==> inputs of run a <==
==> flow/design.v <==
module clock_gen(CLK, RESET_N, CLK_FT, CLK_DC, CLK_EX, CLK_WB);
    input          CLK;
    input          RESET_N;
    output         CLK_FT;
    output         CLK_DC;
    output         CLK_EX;
    output         CLK_WB;
    reg            CLK_FT;
    reg            CLK_DC;
    reg            CLK_EX;
    reg            CLK_WB;
    reg [1:0]      COUNT;
    always@(posedge CLK) begin
        if(RESET_N == 1'b0) begin
            COUNT  <= 2'b00;
            CLK_FT <= 0;
            CLK_DC <= 0;
            CLK_EX <= 0;
            CLK_WB <= 0;
        end else begin
        COUNT <= COUNT + 2'b01;
        if(COUNT == 2'b00) begin
            CLK_FT <= 1;
            CLK_DC <= 0;
            CLK_EX <= 0;
            CLK_WB <= 0;
        end 
        else if(COUNT == 2'b01) begin
            CLK_FT <= 0;
            CLK_DC <= 1;
            CLK_EX <= 0;
            CLK_WB <= 0;
        end 
        else if(COUNT == 2'b10) begin
            CLK_FT <= 0;
            CLK_DC <= 0;
            CLK_EX <= 1;
            CLK_WB <= 0;
        end 
        else if(COUNT == 2'b11) begin
            CLK_FT <= 0;
            CLK_DC <= 0;
            CLK_EX <= 0;
            CLK_WB <= 1;
        end
        end
    end
endmodule
module fetch(CLK, CLK_FT, PROM_DATA, PROM_OUT);
    input         CLK;
    input         CLK_FT;
    input [14:0]  PROM_DATA;
    output [14:0] PROM_OUT;
    reg [14:0]    PROM_OUT;
    always@(posedge CLK) begin
        if(CLK_FT)
            PROM_OUT <= PROM_DATA;
    end
endmodule  
module decode(CLK, CLK_DC, PROM_OUT, OP_CODE, OP_DATA);
    input        CLK;
    input        CLK_DC;
    input [14:0] PROM_OUT;
    output [3:0] OP_CODE;
    output [7:0] OP_DATA;
    reg [3:0]    OP_CODE;
    reg [7:0]    OP_DATA;
    always@(posedge CLK) begin
        if(CLK_DC) begin
        OP_CODE <= PROM_OUT[14:11];
        OP_DATA <= PROM_OUT[7:0];
        end
    end
endmodule  
module reg_dc(CLK, CLK_DC, N_REG_IN, REG_0, REG_1, REG_2, REG_3, REG_4, REG_5,
              REG_6, REG_7, N_REG_OUT, REG_OUT);
    input         CLK;
    input         CLK_DC;
    input [2:0]   N_REG_IN;
    input [15:0]  REG_0;
    input [15:0]  REG_1;
    input [15:0]  REG_2;
    input [15:0]  REG_3;
    input [15:0]  REG_4;
    input [15:0]  REG_5;
    input [15:0]  REG_6;
    input [15:0]  REG_7;
    output [2:0]  N_REG_OUT;
    output [15:0] REG_OUT;
    reg [2:0]     N_REG_OUT;
    reg [15:0]    REG_OUT;
    always@(posedge CLK) if(CLK_DC) begin
        N_REG_OUT <= N_REG_IN;
        case(N_REG_IN)
            3'b000: REG_OUT <= REG_0;
            3'b001: REG_OUT <= REG_1;
            3'b010: REG_OUT <= REG_2;
            3'b011: REG_OUT <= REG_3;
            3'b100: REG_OUT <= REG_4;
            3'b101: REG_OUT <= REG_5;
            3'b110: REG_OUT <= REG_6;
            3'b111: REG_OUT <= REG_7;
        endcase  
    end
endmodule  
module ram_dc(CLK, CLK_DC, RAM_AD_IN, RAM_0, RAM_1, RAM_2, RAM_3, RAM_4, RAM_5,
              RAM_6, RAM_7, IO65_IN, RAM_AD_OUT, RAM_OUT);
    input         CLK;
    input         CLK_DC;
    input [7:0]   RAM_AD_IN;
    input [15:0]  RAM_0;
    input [15:0]  RAM_1;
    input [15:0]  RAM_2;
    input [15:0]  RAM_3;
    input [15:0]  RAM_4;
    input [15:0]  RAM_5;
    input [15:0]  RAM_6;
    input [15:0]  RAM_7;
    input [15:0]  IO65_IN;
    output [7:0]  RAM_AD_OUT;
    output [15:0] RAM_OUT;
    reg [7:0]     RAM_AD_OUT;
    reg [15:0]    RAM_OUT;
    always@(posedge CLK) if(CLK_DC) begin
        RAM_AD_OUT <= RAM_AD_IN;
        case(RAM_AD_IN)
            8'h00: RAM_OUT <= RAM_0;
            8'h01: RAM_OUT <= RAM_1;
            8'h02: RAM_OUT <= RAM_2;
            8'h03: RAM_OUT <= RAM_3;
            8'h04: RAM_OUT <= RAM_4;
            8'h05: RAM_OUT <= RAM_5;
            8'h06: RAM_OUT <= RAM_6;
            8'h07: RAM_OUT <= RAM_7;
            8'h40: RAM_OUT <= IO65_IN;
            default: RAM_OUT <= 16'hFFFF;
        endcase
    end
endmodule  
module exec(CLK, CLK_EX, RESET_N, OP_CODE, REG_A, REG_B, OP_DATA, RAM_OUT, P_COUNT,
            REG_IN, RAM_IN, REG_WEN, RAM_WEN, HALT);
    input         CLK;
    input         CLK_EX;
    input         RESET_N;
    input [3:0]   OP_CODE;
    input [15:0]  REG_A;
    input [15:0]  REG_B;
    input [7:0]   OP_DATA;
    input [15:0]  RAM_OUT;
    output [7:0]  P_COUNT;
    output [15:0] REG_IN;
    output [15:0] RAM_IN;
    output        REG_WEN;
    output        RAM_WEN;
    output        HALT;
    reg [7:0]     P_COUNT;
    reg [15:0]    REG_IN;
    reg [15:0]    RAM_IN;
    reg           REG_WEN;
    reg           RAM_WEN;
    reg           CMP_FLAG;
    reg           HALT;
    always@(posedge CLK) begin
        if(RESET_N == 1'b0) begin
            P_COUNT <= 0;
            CMP_FLAG <= 0;
            REG_WEN <= 0;
            RAM_WEN <= 0;
            HALT <= 0;
        end else if(CLK_EX) begin
            case(OP_CODE)
                4'h0: begin      
                    REG_IN  <= REG_B;
                    REG_WEN <= 1;
                    RAM_WEN <= 0;
                    P_COUNT <= P_COUNT + 8'h01;
                end
                4'h1: begin      
                    REG_IN  <= REG_A + REG_B;
                    REG_WEN <= 1;
                    RAM_WEN <= 0;
                    P_COUNT <= P_COUNT + 8'h01;
                end
                4'h2: begin      
                    REG_IN  <= REG_A - REG_B;
                    REG_WEN <= 1;
                    RAM_WEN <= 0;
                    P_COUNT <= P_COUNT + 8'h01;
                end
                4'h3: begin      
                    REG_IN  <= REG_A & REG_B;
                    REG_WEN <= 1;
                    RAM_WEN <= 0;
                    P_COUNT <= P_COUNT + 8'h01;
                end
                4'h4: begin      
                    REG_IN  <= REG_A | REG_B;
                    REG_WEN <= 1;
                    RAM_WEN <= 0;
                    P_COUNT <= P_COUNT + 8'h01;
                end
                4'h5: begin      
                    REG_IN  <= (REG_A << 1);
                    REG_WEN <= 1;
                    RAM_WEN <= 0;
                    P_COUNT <= P_COUNT + 8'h01;
                end
                4'h6: begin      
                    REG_IN  <= (REG_A >> 1);
                    REG_WEN <= 1;
                    RAM_WEN <= 0;
                    P_COUNT <= P_COUNT + 8'h01;
                end
                4'h7: begin      
                    REG_IN  <= ((REG_A >> 1) | REG_A & 16'h8000);
                    REG_WEN <= 1;
                    RAM_WEN <= 0;
                    P_COUNT <= P_COUNT + 8'h01;
                end 
                4'h8: begin      
                    REG_IN  <= {REG_A[15:8], OP_DATA};
                    REG_WEN <= 1;
                    RAM_WEN <= 0;
                    P_COUNT <= P_COUNT + 8'h01;
                end
                4'h9: begin      
                    REG_IN  <= {OP_DATA, REG_A[7:0]};
                    REG_WEN <= 1;
                    RAM_WEN <= 0;
                    P_COUNT <= P_COUNT + 8'h01;
                end
                4'hA: begin      
                    CMP_FLAG <= REG_A == REG_B ? 1'b1 : 1'b0;
                    REG_WEN  <= 0;
                    RAM_WEN  <= 0;
                    P_COUNT <= P_COUNT + 8'h01;
                end
                4'hB: begin      
                    REG_WEN <= 0;
                    RAM_WEN <= 0;
                    P_COUNT <= CMP_FLAG ? OP_DATA : P_COUNT + 8'h01;
                end
                4'hC: begin      
                    REG_WEN <= 0;
                    RAM_WEN <= 0;
                    P_COUNT <= OP_DATA;
                end
                4'hD: begin      
                    REG_IN  <= RAM_OUT;
                    REG_WEN <= 1;
                    RAM_WEN <= 0;
                    P_COUNT <= P_COUNT + 8'h01;
                end
                4'hE: begin      
                    RAM_IN  <= REG_A;
                    REG_WEN <= 0;
                    RAM_WEN <= 1;
                    P_COUNT <= P_COUNT + 8'h01;
                end
                4'hF: begin      
                    REG_WEN <= 0;
                    RAM_WEN <= 0;
                    HALT <= 1;
                end
            endcase  
        end  
    end  
endmodule  
module reg_wb(CLK, CLK_WB, RESET_N, N_REG, REG_IN, REG_WEN, REG_0, REG_1, REG_2,
              REG_3, REG_4, REG_5, REG_6, REG_7);
    input         CLK;
    input         CLK_WB;
    input         RESET_N;
    input [2:0]   N_REG;
    input [15:0]  REG_IN;
    input         REG_WEN;
    output [15:0] REG_0;
    output [15:0] REG_1;
    output [15:0] REG_2;
    output [15:0] REG_3;
    output [15:0] REG_4;
    output [15:0] REG_5;
    output [15:0] REG_6;
    output [15:0] REG_7;
    reg [15:0]    REG_0;
    reg [15:0]    REG_1;
    reg [15:0]    REG_2;
    reg [15:0]    REG_3;
    reg [15:0]    REG_4;
    reg [15:0]    REG_5;
    reg [15:0]    REG_6;
    reg [15:0]    REG_7;
    always@(posedge CLK) begin
        if(RESET_N == 1'b0) begin
            REG_0 <= 0;
            REG_1 <= 0;
            REG_2 <= 0;
            REG_3 <= 0;
            REG_4 <= 0;
            REG_5 <= 0;
            REG_6 <= 0;
            REG_7 <= 0;
        end else if(CLK_WB) begin
            if(REG_WEN) begin
                case(N_REG)
                    3'h0: REG_0 <= REG_IN;
                    3'h1: REG_1 <= REG_IN;
                    3'h2: REG_2 <= REG_IN;
                    3'h3: REG_3 <= REG_IN;
                    3'h4: REG_4 <= REG_IN;
                    3'h5: REG_5 <= REG_IN;
                    3'h6: REG_6 <= REG_IN;
                    3'h7: REG_7 <= REG_IN;
                endcase  
            end  
        end  
    end  
endmodule  
module ram_wb(CLK, CLK_WB, RESET_N, RAM_ADDR, RAM_IN, RAM_WEN, RAM_0, RAM_1, RAM_2, RAM_3,
              RAM_4, RAM_5, RAM_6, RAM_7, IO64_OUT);
    input         CLK;
    input         CLK_WB;
    input         RESET_N;
    input [7:0]   RAM_ADDR;
    input [15:0]  RAM_IN;
    input         RAM_WEN;
    output [15:0] RAM_0;
    output [15:0] RAM_1;
    output [15:0] RAM_2;
    output [15:0] RAM_3;
    output [15:0] RAM_4;
    output [15:0] RAM_5;
    output [15:0] RAM_6;
    output [15:0] RAM_7;
    output [15:0] IO64_OUT;
    reg [15:0]    RAM_0;
    reg [15:0]    RAM_1;
    reg [15:0]    RAM_2;
    reg [15:0]    RAM_3;
    reg [15:0]    RAM_4;
    reg [15:0]    RAM_5;
    reg [15:0]    RAM_6;
    reg [15:0]    RAM_7;
    reg [15:0]    IO64_OUT;
    always@(posedge CLK) begin
        if(RESET_N == 1'b0) begin
            RAM_0 <= 0;
            RAM_1 <= 0;
            RAM_2 <= 0;
            RAM_3 <= 0;
            RAM_4 <= 0;
            RAM_5 <= 0;
            RAM_6 <= 0;
            RAM_7 <= 0;
            IO64_OUT <= 0;
        end else if(CLK_WB && RAM_WEN) begin
            case(RAM_ADDR)
                8'h0: RAM_0 <= RAM_IN;
                8'h1: RAM_1 <= RAM_IN;
                8'h2: RAM_2 <= RAM_IN;
                8'h3: RAM_3 <= RAM_IN;
                8'h4: RAM_4 <= RAM_IN;
                8'h5: RAM_5 <= RAM_IN;
                8'h6: RAM_6 <= RAM_IN;
                8'h7: RAM_7 <= RAM_IN;
                8'h40: IO64_OUT <= RAM_IN;
            endcase  
        end  
    end  
endmodule  
module cpu15(CLK, RESET_N, IO65_IN, IO64_OUT, PROM_ADDR, PROM_DATA, HALT);
    input         CLK;
    input         RESET_N;
    input [15:0]  IO65_IN;
    output [15:0] IO64_OUT;
    output [7:0]  PROM_ADDR;
    input [14:0]  PROM_DATA;
    output        HALT;
    wire          CLK_FT;
    wire          CLK_DC;
    wire          CLK_EX;
    wire          CLK_WB;
    wire [7:0]    P_COUNT;
    wire [14:0]   PROM_OUT;
    wire [3:0]    OP_CODE;
    wire [7:0]    OP_DATA;
    wire [15:0]   REG_0;
    wire [15:0]   REG_1;
    wire [15:0]   REG_2;
    wire [15:0]   REG_3;
    wire [15:0]   REG_4;
    wire [15:0]   REG_5;
    wire [15:0]   REG_6;
    wire [15:0]   REG_7;
    wire [2:0]    N_REG_A;
    wire [2:0]    N_REG_B;
    wire [15:0]   REG_A;
    wire [15:0]   REG_B;
    wire [15:0]   RAM_0;
    wire [15:0]   RAM_1;
    wire [15:0]   RAM_2;
    wire [15:0]   RAM_3;
    wire [15:0]   RAM_4;
    wire [15:0]   RAM_5;
    wire [15:0]   RAM_6;
    wire [15:0]   RAM_7;
    wire [7:0]    RAM_ADDR;
    wire [15:0]   RAM_OUT;
    wire [15:0]   REG_IN;
    wire [15:0]   RAM_IN;
    wire          REG_WEN;
    wire          RAM_WEN;
    clock_gen C1(CLK, RESET_N, CLK_FT, CLK_DC, CLK_EX, CLK_WB);
    assign PROM_ADDR = P_COUNT;
    fetch C2(CLK, CLK_FT, PROM_DATA, PROM_OUT);
    decode C3(CLK, CLK_DC, PROM_OUT, OP_CODE, OP_DATA);
    reg_dc C4(CLK, CLK_DC, PROM_OUT[10:8], REG_0, REG_1, REG_2, REG_3, REG_4, REG_5,
              REG_6, REG_7, N_REG_A, REG_A);
    reg_dc C5(CLK, CLK_DC, PROM_OUT[7:5], REG_0, REG_1, REG_2, REG_3, REG_4, REG_5,
              REG_6, REG_7, N_REG_B, REG_B);
    ram_dc C6(CLK, CLK_DC, PROM_OUT[7:0], RAM_0, RAM_1, RAM_2, RAM_3, RAM_4, RAM_5,
              RAM_6, RAM_7, IO65_IN, RAM_ADDR, RAM_OUT);
    exec C7(CLK, CLK_EX, RESET_N, OP_CODE, REG_A, REG_B, OP_DATA, RAM_OUT, P_COUNT,
            REG_IN, RAM_IN, REG_WEN, RAM_WEN, HALT);
    reg_wb C8(CLK, CLK_WB, RESET_N, N_REG_A, REG_IN, REG_WEN, REG_0, REG_1, REG_2,
              REG_3, REG_4, REG_5, REG_6, REG_7);
    ram_wb C9(CLK, CLK_WB, RESET_N, RAM_ADDR, RAM_IN, RAM_WEN, RAM_0, RAM_1, RAM_2, RAM_3,
              RAM_4, RAM_5, RAM_6, RAM_7, IO64_OUT);
endmodule  
==> flow/run.sh <==
#!/bin/bash
# the make line also repeats each setting of config.mk as NAME=value (left out here)
make -C /OpenROAD-flow-scripts/flow DESIGN_CONFIG=/design/flow/config.mk WORK_HOME=/design/flow/orfs CLKGATE_MAP_FILE= finish
==> flow/config.mk <==
export PLATFORM = sky130hd
export DESIGN_NAME = cpu15
export DESIGN_NICKNAME = cpu15
export VERILOG_FILES = /design/flow/design.v
export SDC_FILE = /design/flow/constraint.sdc
export NUM_CORES = 4
export LEC_CHECK = 0
export CAP_MARGIN = 20
export CORE_MARGIN = 2
export CORE_UTILIZATION = 70
export PLACE_DENSITY = 0.35
export SETUP_SLACK_MARGIN = 0.74
export SLEW_MARGIN = 20
==> flow/constraint.sdc <==
create_clock -name core_clock -period 2.5 [get_ports {CLK}]
set_input_delay 0.5000 -clock core_clock [delete_from_list [all_inputs] [get_ports {CLK}]]
set_output_delay 0.5000 -clock core_clock [all_outputs]
set_load 0.01 [all_outputs]
==> run b (differences from run a) <==
- ABC_AREA: not set -> 1
- CORE_UTILIZATION: 70 -> 72
- CTS_CLUSTER_DIAMETER: not set -> 231
- CTS_CLUSTER_SIZE: not set -> 41
- PLACE_DENSITY: 0.35 -> not set
- PLACE_DENSITY_LB_ADDON: not set -> 0.22
- SETUP_SLACK_MARGIN: 0.74 -> 0.62
- SLEW_MARGIN: 20 -> 40
==> flow/constraint.sdc (replaced) <==
create_clock -name core_clock -period 2.14 [get_ports {CLK}]
set_input_delay 0.4280 -clock core_clock [delete_from_list [all_inputs] [get_ports {CLK}]]
set_output_delay 0.4280 -clock core_clock [all_outputs]
set_load 0.01 [all_outputs]
==> comparison table <==
                                                                                             run a                      run b
Post-Synthesis Net Count                                                                      2531                       2537
Outcome                                                                  aborted with a tool error  aborted with a tool error
Failing step                                                                               5_1_grt                    4_1_cts
Post-Synth XOR/XNOR Area                                                                  0.000829                    0.00179
Chip Area, Yosys                                                                         21100 µm²                  19600 µm²
Synth Seq Share                                                                              0.431                      0.464
Weighted congestion reported at the end of routability-driven placement                       1.01                       1.03
Number of cells in Yosys stat                                                                 2440                       2446
Floorplan core area                                                                      29600 µm²                  26900 µm²
HPWL after DPL                                                                            49200 µm                   49300 µm
Setup slack after placement                                                              -0.140 ns                0.000252 ns
Area of the mapped netlist                                                               21100 µm²                  19600 µm²
Total die size                                                                           31600 µm²                  28600 µm²
Die Y-Extent                                                                                178 µm                     169 µm
Area after DPL                                                                           23000 µm²                  21500 µm²
Instance tally after logic synthesis                                                          2440                       2446
Adder Share, Synth                                                                          0.0351                     0.0377
Simple-gate share of the synthesized area                                                    0.188                      0.180
Placed Cells incl. Taps                                                                       2840                       2842
Avg Inst Size Synth                                                                       8.66 µm²                   8.02 µm²
Core Util at FP                                                                              0.713                      0.730
Aoi share                                                                                    0.218                      0.226
Count of standard-cell rows                                                                     63                         60
Fraction of synthesized area in multiplexers                                                0.0773                          0
